## axis_matmul2x2
module axis_matmul2x2(
    input                       clk             ,
    input                       rst             ,
    input                       s_axis_tvalid   ,
    input     [31 : 0]          s_axis_tdata    ,
    input                       s_axis_tlast    ,
    output                      s_axis_tready   ,
    output                      m_axis_tvalid   ,
    output    [31 : 0]          m_axis_tdata    ,
    output                      m_axis_tlast    ,
    input                       m_axis_tready   
);
Size in the first run: about 1,400 cells after synthesis, ~290 flip-flops, ~72 I/O pins, about 14,000 um^2 of cells after synthesis.
clock: 10.7 ns
lec_check: 0
cap_margin: 5
cell_pad_in_sites_detail_placement: 0
cell_pad_in_sites_global_placement: 1
core_margin: 9
core_utilization: 27
cts_cluster_diameter: 307
gpl_routability_driven: 1
hold_slack_margin: 0.25
max_routing_layer: met4
min_routing_layer: met2
place_density_lb_addon: 0.24
setup_slack_margin: 1.18
slew_margin: 0
tns_end_percent: 95
run.sh (not shown) runs the stock make flow with config.mk's settings and CLKGATE_MAP_FILE=.
Rerun with:
==> flow/config.mk (replaced) <==
export PLATFORM = sky130hd
export DESIGN_NAME = axis_matmul2x2
export DESIGN_NICKNAME = axis_matmul2x2
export VERILOG_FILES = /design/flow/design.v
export SDC_FILE = /design/flow/constraint.sdc
export NUM_CORES = 4
export LEC_CHECK = 0
export CAP_MARGIN = 20
export CORE_MARGIN = 2
export CORE_UTILIZATION = 10
export SLEW_MARGIN = 20
==> flow/constraint.sdc (replaced) <==
create_clock -name core_clock -period 9.59 [get_ports {clk}]
set_input_delay 1.9180 -clock core_clock [delete_from_list [all_inputs] [get_ports {clk}]]
set_output_delay 1.9180 -clock core_clock [all_outputs]
set_load 0.01 [all_outputs]
Outcome:
- via count came out lower by 28%
- power rose by 9.7%
- area after synthesis does not change

========
Starting RTL as in the previous note.
Settings: LEC_CHECK=0, CAP_MARGIN=5, CELL_PAD_IN_SITES_DETAIL_PLACEMENT=2, CELL_PAD_IN_SITES_GLOBAL_PLACEMENT=1, CORE_MARGIN=9, CORE_UTILIZATION=27, CTS_CLUSTER_DIAMETER=307, GPL_ROUTABILITY_DRIVEN=0, MAX_ROUTING_LAYER=met5, MIN_ROUTING_LAYER=met1, PLACE_DENSITY_LB_ADDON=0.24, SETUP_SLACK_MARGIN=2.07, SLEW_MARGIN=0, TNS_END_PERCENT=95; clock period 10.7 ns.
The first run produced a clean layout.
==> next run, changes <==
CAP_MARGIN = 30   (was 5)
CELL_PAD_IN_SITES_DETAIL_PLACEMENT = unset   (was 2)
CELL_PAD_IN_SITES_GLOBAL_PLACEMENT = 0   (was 1)
CORE_MARGIN = 2   (was 9)
GPL_ROUTABILITY_DRIVEN = 1   (was 0)
MAX_ROUTING_LAYER = met4   (was met5)
MIN_ROUTING_LAYER = met2   (was met1)
PLACE_DENSITY = 0.64   (was unset)
PLACE_DENSITY_LB_ADDON = unset   (was 0.24)
SETUP_SLACK_MARGIN = unset   (was 2.07)
SLEW_MARGIN = 25   (was 0)
=> Die area decreases by roughly a tenth; design area decreases slightly; wire length decreases by about a fifth.
==> next run, changes <==
CAP_MARGIN = 20   (was 30)
CELL_PAD_IN_SITES_GLOBAL_PLACEMENT = unset   (was 0)
CORE_UTILIZATION = 72   (was 27)
CTS_CLUSTER_DIAMETER = unset   (was 307)
GPL_ROUTABILITY_DRIVEN = unset   (was 1)
MAX_ROUTING_LAYER = unset   (was met4)
MIN_ROUTING_LAYER = unset   (was met2)
PLACE_DENSITY = unset   (was 0.64)
SLEW_MARGIN = 20   (was 25)
TNS_END_PERCENT = unset   (was 95)
clock period = 9.59 ns   (was 10.7 ns; I/O delays follow)
- register-to-register slack got worse by 1300 ps
- global-route usage goes up by 11 points
- total power goes up by about 12%
- count of clock-buffer cells in the layout goes down by 8

========
Setup of east:
axis_matmul2x2 again, from the RTL that the note above started with.
==> flow/design.v (excerpt) <==
module axis_matmul2x2(
    input                       clk             ,
    input                       rst             ,
    input                       s_axis_tvalid   ,
    input     [31 : 0]          s_axis_tdata    ,
    input                       s_axis_tlast    ,
    output                      s_axis_tready   ,
    output                      m_axis_tvalid   ,
    output    [31 : 0]          m_axis_tdata    ,
    output                      m_axis_tlast    ,
    input                       m_axis_tready   
);
    wire [3:0]  io_in_a_0;
    wire [3:0]  io_in_a_1;
    wire [3:0]  io_in_b_0;
    wire [3:0]  io_in_b_1;
    wire [15:0] io_out_c_0;
    wire [15:0] io_out_c_1;
    assign io_in_a_0 = s_axis_tdata[00+:4];
    assign io_in_a_1 = s_axis_tdata[08+:4];
    assign io_in_b_0 = s_axis_tdata[16+:4];
    assign io_in_b_1 = s_axis_tdata[24+:4];
    assign m_axis_tdata = {io_out_c_1,io_out_c_0};
    assign m_axis_tlast = m_axis_tvalid;
    top u_top(
        .clock        (clk              ),
        .reset        (rst              ),
  ...
Settings: LEC_CHECK=0, ABC_AREA=1, CAP_MARGIN=20, CORE_MARGIN=2, CORE_UTILIZATION=72, CTS_CLUSTER_SIZE=15, HOLD_SLACK_MARGIN=0.29, PLACE_DENSITY=0.73, SETUP_SLACK_MARGIN=0.22, SLEW_MARGIN=20; clock period 3.98 ns.
east: flow complete, layout not clean; failing: setup timing
[inputs] north vs east
# east
export LEC_CHECK = 0
export ABC_AREA = 1
export CAP_MARGIN = 20
export CORE_MARGIN = 2
export CORE_UTILIZATION = 72
export CTS_CLUSTER_SIZE = 15
export HOLD_SLACK_MARGIN = 0.29
export PLACE_DENSITY = 0.73
export SETUP_SLACK_MARGIN = 0.22
export SLEW_MARGIN = 20
create_clock -name core_clock -period 3.98 [get_ports {clk}]
# north
export LEC_CHECK = 0
export ABC_AREA = 1
export CAP_MARGIN = 0
export CORE_MARGIN = 2
export CORE_UTILIZATION = 72
export CTS_CLUSTER_DIAMETER = 28
export CTS_CLUSTER_SIZE = 91
export HOLD_SLACK_MARGIN = 0.29
export PLACE_DENSITY_LB_ADDON = 0.14
export SETUP_SLACK_MARGIN = 0.81
export SLEW_MARGIN = 20
create_clock -name core_clock -period 3.98 [get_ports {clk}]
Findings:
north: all stages done; final checks FAILED (setup timing). Comparing east and north, sequential share of layout area is lower on north. | number of cells after detailed placement | east vs north | ≈ equal |. In the flow results for east and north, the final period demand of the worst path is larger on north. Final-layout setup total negative slack, east and north: lower on north. north gives less maximum achievable frequency than east did. north reports its origin of the worst setup path as u_top.sa.sa_0_1.mac.mul.pp_generator.sign_com[2] while east reports u_top.sa.sa_1_0.mac.mul.pp_generator.pp_0[2]. Area added between synthesis and finish in north vs east: up 8.6 points. The initial DRC count of north was inferior to that of east. As far as area of the mapped netlist goes, north and east are indistinguishable; the numbers are identical. Compared with east, north shows a higher power per standard cell area.
Power figures rest on the tool's default switching activity, not on a simulated workload.
